== wip/garnet ==
Design vga, start of the top module:
module vga(clk, rst, reset, btnL, btnR, btnD, vga_h_sync, vga_v_sync, vga_R, vga_G, vga_B);
For scale: ~3,700 cells after synthesis, ~16 I/O pins, roughly 22,000 µm² of cells after synthesis.
make LEC_CHECK=0 ABC_AREA=1 CAP_MARGIN=20 CORE_MARGIN=2 CORE_UTILIZATION=72 CTS_CLUSTER_DIAMETER=228 PLACE_DENSITY_LB_ADDON=0.04 SETUP_SLACK_MARGIN=0.88 SLEW_MARGIN=20 finish   # period 6.78 ns
run.sh (not shown) runs the stock make flow with config.mk's settings and CLKGATE_MAP_FILE=.
In wip/garnet the implementation ran to completion but is not tape-out ready, as the final checks report setup timing.
Modified inputs, wip/zinc compared to wip/garnet
- PLACE_DENSITY_LB_ADDON no longer set, was 0.04
- CORE_UTILIZATION now 18, was 72
- CTS_CLUSTER_DIAMETER no longer set, was 228
- SETUP_SLACK_MARGIN no longer set, was 0.88
- ABC_AREA no longer set, was 1
- the clock period (ns, I/O delays scaled along) now 9.52, was 6.78
==> comparison <==
Looking at total power of the final layout, wip/zinc sits 0.00083 W lower than wip/garnet does.
Comparing post-route cell area for wip/zinc and wip/garnet, the smaller number came from wip/garnet.
wip/zinc against wip/garnet: register share after synthesis now sits lower; logic depth of the worst setup path including buffers -36%; fraction of power spent switching nets fell by 2.0 points.
wip/zinc vs wip/garnet: mean instance size in the synthesized netlist up
Both conditions hold for wip/zinc: the flow ran to the end and the final layout passed the timing, design-rule and antenna checks.
NOTE non-clock buffer count wip/garnet->wip/zinc decreased by more than half
wip/zinc has minimum setup slack in the final design above what wip/garnet had.
Edits applied to the flow inputs when going from wip/zinc to wip/juniper:
- setting ABC_AREA to 1 for the first time
- changing CORE_UTILIZATION from 18 to 72
- changing the clock period (ns, I/O delays scaled along) from 9.52 to 6.78
Results
- To summarise wip/juniper: no stage aborted, but the layout did not pass its checks, failing on setup timing.
- Diff wip/zinc -> wip/juniper | placed wire-length estimate after detailed placement | up by more than 10%
- Final-layout clock-cell area share, wip/juniper and wip/zinc, higher one = wip/juniper.
- Looking at aoi/oai-family share of the synthesized area across wip/juniper and wip/zinc, the one that comes out higher is wip/juniper.
- The die footprint in wip/juniper was lower than what wip/zinc gave.
### wip/juniper -> wip/lagoon
- clearing ABC_AREA, which used to be 1
- putting CELL_PAD_IN_SITES_GLOBAL_PLACEMENT at 2 where nothing was set
- swapping 72 for 40 in CORE_UTILIZATION
- swapping 6.78 for 8.16 in the clock period (ns, I/O delays scaled along)
## What came out
wip/lagoon reached the final stage; the timing, design-rule and antenna checks on its layout passed. Total of max-cap violations: wip/juniper vs wip/lagoon — no meaningful difference. Maximum number of pins on one net before global-route repair is higher on wip/juniper. The launching element of the worst setup path comes out syncgen.PixelY[2] in one run and syncgen.PixelY[1] in the other, namely in wip/juniper and wip/lagoon respectively. wip/lagoon reports a higher count of distinct cell types in the synthesized netlist than wip/juniper does. Diff wip/juniper -> wip/lagoon: accumulated negative setup slack +0.74 ns, wire length -3.1%, synthesized cell count -918, net switching power of the design -about 20%. On mux share of post-synthesis cell area: between wip/lagoon and wip/juniper, it ends up higher for wip/lagoon. Area: wip/lagoon vs wip/juniper -> wip/lagoon larger.
The following lists how wip/cedar was set up differently from wip/lagoon:
- removing CELL_PAD_IN_SITES_GLOBAL_PLACEMENT (formerly 2)
- changing the clock period (ns, I/O delays scaled along) from 8.16 to 10.0
### Flow results
Total CTS buffers shrinks by a few percent when moving from wip/lagoon to wip/cedar. In summary, wip/cedar completed successfully, with a layout that passed the timing, design-rule and antenna checks. Diff wip/lagoon -> wip/cedar: final critical-path share of the clock period decreased by 1.9 points relative to the old numbers, area of all sequential standard cells closely matched the old numbers, area added between synthesis and finish decreased by 1.7 points relative to the old numbers. Diff wip/lagoon -> wip/cedar | worst max-slew margin expressed relative to the limit | decrease of 7.4 points. On total of clock buffers placed in the layout, the lower figure sits with wip/cedar, not wip/lagoon.


vga again, from the RTL that the note above started with.
clock: 10.0 ns
lec_check: 0
cap_margin: 20
cell_pad_in_sites_global_placement: 2
core_margin: 9
core_utilization: 40
setup_slack_margin: 1.67
slew_margin: 5
tns_end_percent: 60
Then changed:
Settings changed: ABC_AREA set to 1, CAP_MARGIN 20 to 0, CELL_PAD_IN_SITES_GLOBAL_PLACEMENT 2 to unset, CORE_MARGIN 9 to 2, CORE_UTILIZATION 40 to 72, SETUP_SLACK_MARGIN 1.67 to -0.38, SLEW_MARGIN 5 to 20, TNS_END_PERCENT 60 to unset.
Clock period 10.0 ns to 5.68 ns, I/O delays scaled along.
With this change the flow finished but failed the layout checks on setup timing; area after synthesis decreases by 2.9%; design area increases by 1.6%; total power increases by 70%; clock-buffer cell count decreases by 2.
Then changed:
Settings changed: ABC_AREA 1 to unset, CAP_MARGIN 0 to 20, CORE_UTILIZATION 72 to 40, SETUP_SLACK_MARGIN -0.38 to unset.
Clock period 5.68 ns to 9.52 ns, I/O delays scaled along.
=> The changed run produced a clean layout. Total power falls by 37%. Worst hold slack stays flat. First-iteration DRC count falls by 60%. Clock skew falls by 0.0064 ns.
Then changed:
Settings changed: CORE_UTILIZATION 40 to 58.
Clock period 9.52 ns to 5.83 ns, I/O delays scaled along.
The new run completed and failed the layout checks on setup timing.
Sequential cell count does not change.
Power increases by well over a third.
Synthesized area is unchanged.
Synthesized cell count is unchanged.
Non-clock buffer count increases by 192.
Count of clock-buffer cells in the layout increases by 4.
First-iteration DRC count increases by a quarter to a third.
Final area increases by a few percent.
Clock skew is about the same.
Then changed:
Settings changed: CORE_UTILIZATION 58 to 54, CTS_CLUSTER_SIZE set to 34, SETUP_SLACK_MARGIN set to 1.67.
What happened: The new run finished but fails on setup timing; die area went up by 7.3%; synthesized cell count does not change; total power went up by 3.5%; combinational power went up by about 4%; routed wire length went up by 10%; maximum frequency went up by 3.4%.


vga again, from the RTL that the note above started with.
Design vga, start of the top module:
module vga(clk, rst, reset, btnL, btnR, btnD, vga_h_sync, vga_v_sync, vga_R, vga_G, vga_B);
clock: 5.53 ns
lec_check: 0
abc_area: 1
cap_margin: 10
core_margin: 2
core_utilization: 72
setup_slack_margin: -0.37
slew_margin: 20
The baseline ran to the end with violations: negative setup slack.
Next try:
Settings changed: CAP_MARGIN 10 to 20, CTS_CLUSTER_DIAMETER from default to 56, CTS_CLUSTER_SIZE from default to 90, PLACE_DENSITY_LB_ADDON from default to 0.24, SETUP_SLACK_MARGIN -0.37 to 1.0.
Clock period 5.53 ns to 7.03 ns, I/O delays scaled along.
Result: The new run ran to the end with violations: negative setup slack. Combinational power drops by about 20%. Synthesized area stays the same. Worst setup slack is better by 1500 ps. Die size does not change. Design area drops by about 3.3%. Global-route usage climbs by 0.76 points. Non-clock buffer count drops by 137. Power drops by about 24%. Clock-buffer cell count drops by 13.
Next try:
Settings changed: CAP_MARGIN 20 to 5, CORE_UTILIZATION 72 to 70, CTS_CLUSTER_DIAMETER 56 to default, CTS_CLUSTER_SIZE 90 to default, PLACE_DENSITY from default to 0.64, PLACE_DENSITY_LB_ADDON 0.24 to default, SETUP_SLACK_MARGIN 1.0 to default.
Clock period 7.03 ns to 5.91 ns, I/O delays scaled along.
After rerunning: The changed run completed, yet does not pass: negative setup slack. Worst hold slack got worse by 15 ps. Global-route usage goes down by 1.5 points. First-iteration DRC count goes down by about 18%. Flip-flop count is unchanged. Area after synthesis stays the same. Synthesized cell count does not change. Die size goes up by about 2.8%. Routed wire length goes down by 1.1%. Via count goes up by about 0.47%.
Next try:
Settings changed: CAP_MARGIN 5 to 20, CORE_UTILIZATION 70 to 72, CTS_CLUSTER_SIZE from default to 10, PLACE_DENSITY 0.64 to default, PLACE_DENSITY_LB_ADDON from default to 0.09, SETUP_SLACK_MARGIN from default to 0.33.
Clock period 5.91 ns to 7.05 ns, I/O delays scaled along.
What happened:
- The new run finished but failed the layout checks on negative setup slack
- non-clock buffer count fell by 105
- count of clock-buffer cells in the layout fell by 3
- register-to-register slack gets better by 930 ps
- die size fell by 2.7%
- synthesized cell count does not change
- wire length fell by 2.5%
- area after synthesis does not change
- sequential power fell by 16%
- cell count fell by 2.9%
- cell area fell by 3.5%


== the baseline ==
Starting RTL as in the previous note.
Settings: LEC_CHECK=0, ABC_AREA=1, CAP_MARGIN=20, CELL_PAD_IN_SITES_GLOBAL_PLACEMENT=0, CORE_MARGIN=2, CORE_UTILIZATION=72, CTS_CLUSTER_DIAMETER=306, CTS_CLUSTER_SIZE=17, GPL_TIMING_DRIVEN=1, MAX_ROUTING_LAYER=met5, PLACE_DENSITY=0.65, SETUP_SLACK_MARGIN=-0.07, SLEW_MARGIN=20, TNS_END_PERCENT=80; clock period 6.26 ns.
What the final checks of the baseline revealed, after a flow that finished every stage, was a layout that fails on negative setup slack.
Changes in the candidate relative to the baseline:
==> flow/config.mk <==
export PLATFORM = sky130hd
export DESIGN_NAME = vga
export DESIGN_NICKNAME = vga
export VERILOG_FILES = /design/flow/design.v
export SDC_FILE = /design/flow/constraint.sdc
export NUM_CORES = 4
export LEC_CHECK = 0
export CAP_MARGIN = 20
export CORE_MARGIN = 2
export CORE_UTILIZATION = 21
export SLEW_MARGIN = 20
==> flow/constraint.sdc <==
create_clock -name core_clock -period 10.9 [get_ports {clk}]
set_input_delay 2.1800 -clock core_clock [delete_from_list [all_inputs] [get_ports {clk}]]
set_output_delay 2.1800 -clock core_clock [all_outputs]
set_load 0.01 [all_outputs]
## What came out
- Post-route core utilization is higher on the baseline
- Summary of the comparison: clock insertion delay at the later pin of the skew report is higher in the candidate, relative to the baseline.
- Compared with the baseline, the candidate shows a higher final worst setup slack.
- The candidate | stages: all done | timing, DRC, antenna: all pass
- The baseline: all stages done; final checks FAILED (negative setup slack).
- Summary of the candidate over the baseline: net count of the finished layout shows a reduction of 1064; multi-input combinational cell count decreased about 20%.


Setup of build 27:
vga again, from the RTL that the note above started with.
## vga
module vga(clk, rst, reset, btnL, btnR, btnD, vga_h_sync, vga_v_sync, vga_R, vga_G, vga_B);
Settings: LEC_CHECK=0, ABC_AREA=0, CAP_MARGIN=20, CELL_PAD_IN_SITES_GLOBAL_PLACEMENT=2, CORE_ASPECT_RATIO=1.37, CORE_MARGIN=2, CORE_UTILIZATION=29, CTS_CLUSTER_DIAMETER=297, CTS_CLUSTER_SIZE=17, GPL_ROUTABILITY_DRIVEN=0, GPL_TIMING_DRIVEN=0, MAX_ROUTING_LAYER=met4, MIN_ROUTING_LAYER=met2, PLACE_DENSITY_LB_ADDON=0.15, SETUP_SLACK_MARGIN=3.26, SLEW_MARGIN=5, TNS_END_PERCENT=20; clock period 12.4 ns.
Build 27 finished every step from synthesis to the final layout, and the layout passed the timing, design-rule and antenna checks.
--- input diff build 27..build 18 ---
Settings: MIN_ROUTING_LAYER: met2 -> unset; SETUP_SLACK_MARGIN: 3.26 -> unset; ABC_AREA: 0 -> unset; CTS_CLUSTER_DIAMETER: 297 -> unset; TNS_END_PERCENT: 20 -> 60; GPL_ROUTABILITY_DRIVEN: 0 -> unset; CORE_ASPECT_RATIO: 1.37 -> unset; CTS_CLUSTER_SIZE: 17 -> unset; PLACE_DENSITY_LB_ADDON: 0.15 -> unset; CORE_UTILIZATION: 29 -> 43; GPL_TIMING_DRIVEN: 0 -> unset; CORE_MARGIN: 2 -> 9; the clock period (ns, I/O delays scaled along): 12.4 -> 10.0.
Results
Summary of build 18 over build 27: arrival time at the worst endpoint increased 280 ps; number of global-route vias before repair decreased 39%; total placed cells including tap cells decreased 13%. Combinational group share of total power: build 27 and build 18 compared, higher one is build 27. In build 18 the sequential share of layout area turned out 0.53 points higher than in build 27. When build 18 is measured against build 27, its via count turns out 9841 lower. For the wire length of the first global-routing pass, build 18 came in 16% lower than build 27 did. Changes observed in build 18 relative to build 27: share of total power in the clock network up 11 points; time the final worst path needs with I/O delays and setup up 230 ps.
Changes in build 21 relative to build 18:
Settings: CELL_PAD_IN_SITES_GLOBAL_PLACEMENT removed (was 2); MAX_ROUTING_LAYER removed (was met4); TNS_END_PERCENT removed (was 60); SLEW_MARGIN changed from 5 to 20; SETUP_SLACK_MARGIN newly set to 1.75; CORE_MARGIN changed from 9 to 2; CORE_UTILIZATION changed from 43 to 66; the clock period (ns, I/O delays scaled along) changed from 10.0 to 7.03.
[summary]
Build 18: full flow OK, the timing, design-rule and antenna checks passed
Although build 21 finished all stages, its layout failed final checks on setup timing.
Re final tally of max-slew violations: no difference whatsoever between build 21 and build 18.
Build 21 vs. build 18: multi-input logic portion of the cell area about even; sequential share of layout area down 0.43 points; number of clock-tree buffers in the layout went down; worst path buffer plus inverter count increased 1.
Build 21 vs. build 18: switching power saw an increase, total instance count after detailed placement -176, post-detailed-routing wire length -about 7%, number of CTS-inserted buffers lost about 8%, minimum clock period after layout shows a reduction of 1890 ps.
Build 21 — cell leakage power 0.38 nW higher, build 18 as reference
Input-level comparison between build 60 and build 21:
Settings: an added PLACE_DENSITY of 0.39; a deleted SETUP_SLACK_MARGIN that had been 1.75; a change of CORE_UTILIZATION from 66 to 72; a change of the clock period (ns, I/O delays scaled along) from 7.03 to 10.9.
## What came out
Although it ran to completion, build 21 produced a layout that fails the final checks because of setup timing.
Build 60: no failed stages, no open violations at the end
The lower maximum frequency came out of build 60.
Relative to build 21, critical path depth decreased by 5 in build 60.
Compared with build 21, build 60 is the less power-hungry design.
Logic gate fraction of the total cell area | build 60 above build 21
Min hold slack across build 21 and build 60: build 60


Setup of build 50:
vga again, from the RTL that the note above started with.
Settings: LEC_CHECK=0, ABC_AREA=0, CAP_MARGIN=20, CELL_PAD_IN_SITES_GLOBAL_PLACEMENT=1, CORE_ASPECT_RATIO=1.37, CORE_MARGIN=2, CORE_UTILIZATION=29, CTS_CLUSTER_DIAMETER=297, CTS_CLUSTER_SIZE=17, GPL_ROUTABILITY_DRIVEN=1, GPL_TIMING_DRIVEN=0, MAX_ROUTING_LAYER=met4, MIN_ROUTING_LAYER=met1, SETUP_SLACK_MARGIN=3.26, SLEW_MARGIN=5, TNS_END_PERCENT=20; clock period 12.4 ns.
Build 50 completed; timing, DRC and antenna clean
The following lists how build 69 was set up differently from build 50:
- setting PLACE_DENSITY_LB_ADDON to 0.15 for the first time
- changing GPL_TIMING_DRIVEN from 0 to 1
- changing GPL_ROUTABILITY_DRIVEN from 1 to 0
### Flow results
Build 69 finished end to end and its layout was clean on timing, DRC and antenna. Build 50 | status: complete | timing, DRC, antenna: pass. Combinational power (build 69 over build 50): decrease, about 18%. Going from build 50 to build 69, buffers plus inverters on the worst setup path moved down, fraction of area in multi-input gates moved up, final cell count lost 3.9%, power density relative to cell area went up about 2.6%, met2 wire length went down. [build 69] final-stage net count fell 153 relative to build 50. Max share of total power in sequential cells across build 69 and build 50: build 69. From build 50 to build 69 the numbers moved as follows: post-CTS setup buffer count decreased 2, least setup slack across all paths after layout saw an increase, fmax climbed about 1%.
Relative to build 69, the following input files were edited for build 74:
- clearing CTS_CLUSTER_SIZE, which used to be 17
- swapping 29 for 40 in CORE_UTILIZATION
- clearing TNS_END_PERCENT, which used to be 20
- clearing GPL_TIMING_DRIVEN, which used to be 1
- clearing ABC_AREA, which used to be 0
- clearing MIN_ROUTING_LAYER, which used to be met1
- clearing CELL_PAD_IN_SITES_GLOBAL_PLACEMENT, which used to be 1
- clearing CORE_ASPECT_RATIO, which used to be 1.37
- clearing CTS_CLUSTER_DIAMETER, which used to be 297
- clearing SETUP_SLACK_MARGIN, which used to be 3.26
- clearing GPL_ROUTABILITY_DRIVEN, which used to be 0
- clearing MAX_ROUTING_LAYER, which used to be met4
- swapping 2 for 9 in CORE_MARGIN
- clearing PLACE_DENSITY_LB_ADDON, which used to be 0.15
- swapping 12.4 for 10.0 in the clock period (ns, I/O delays scaled along)
Findings:
In the reports for build 69 and build 74, the smaller data arrival time at the worst-slack endpoint belongs to build 69.
Width of the die: build 74 vs build 69 up about 5.4%
A slowest cell on the critical path of dfxtp_1 is what build 69 shows, while ha_1 belongs to build 74.
Compared to build 69, build 74 has total clock buffers created by CTS 7 higher.
Power figures rest on the tool's default switching activity, not on a simulated workload.
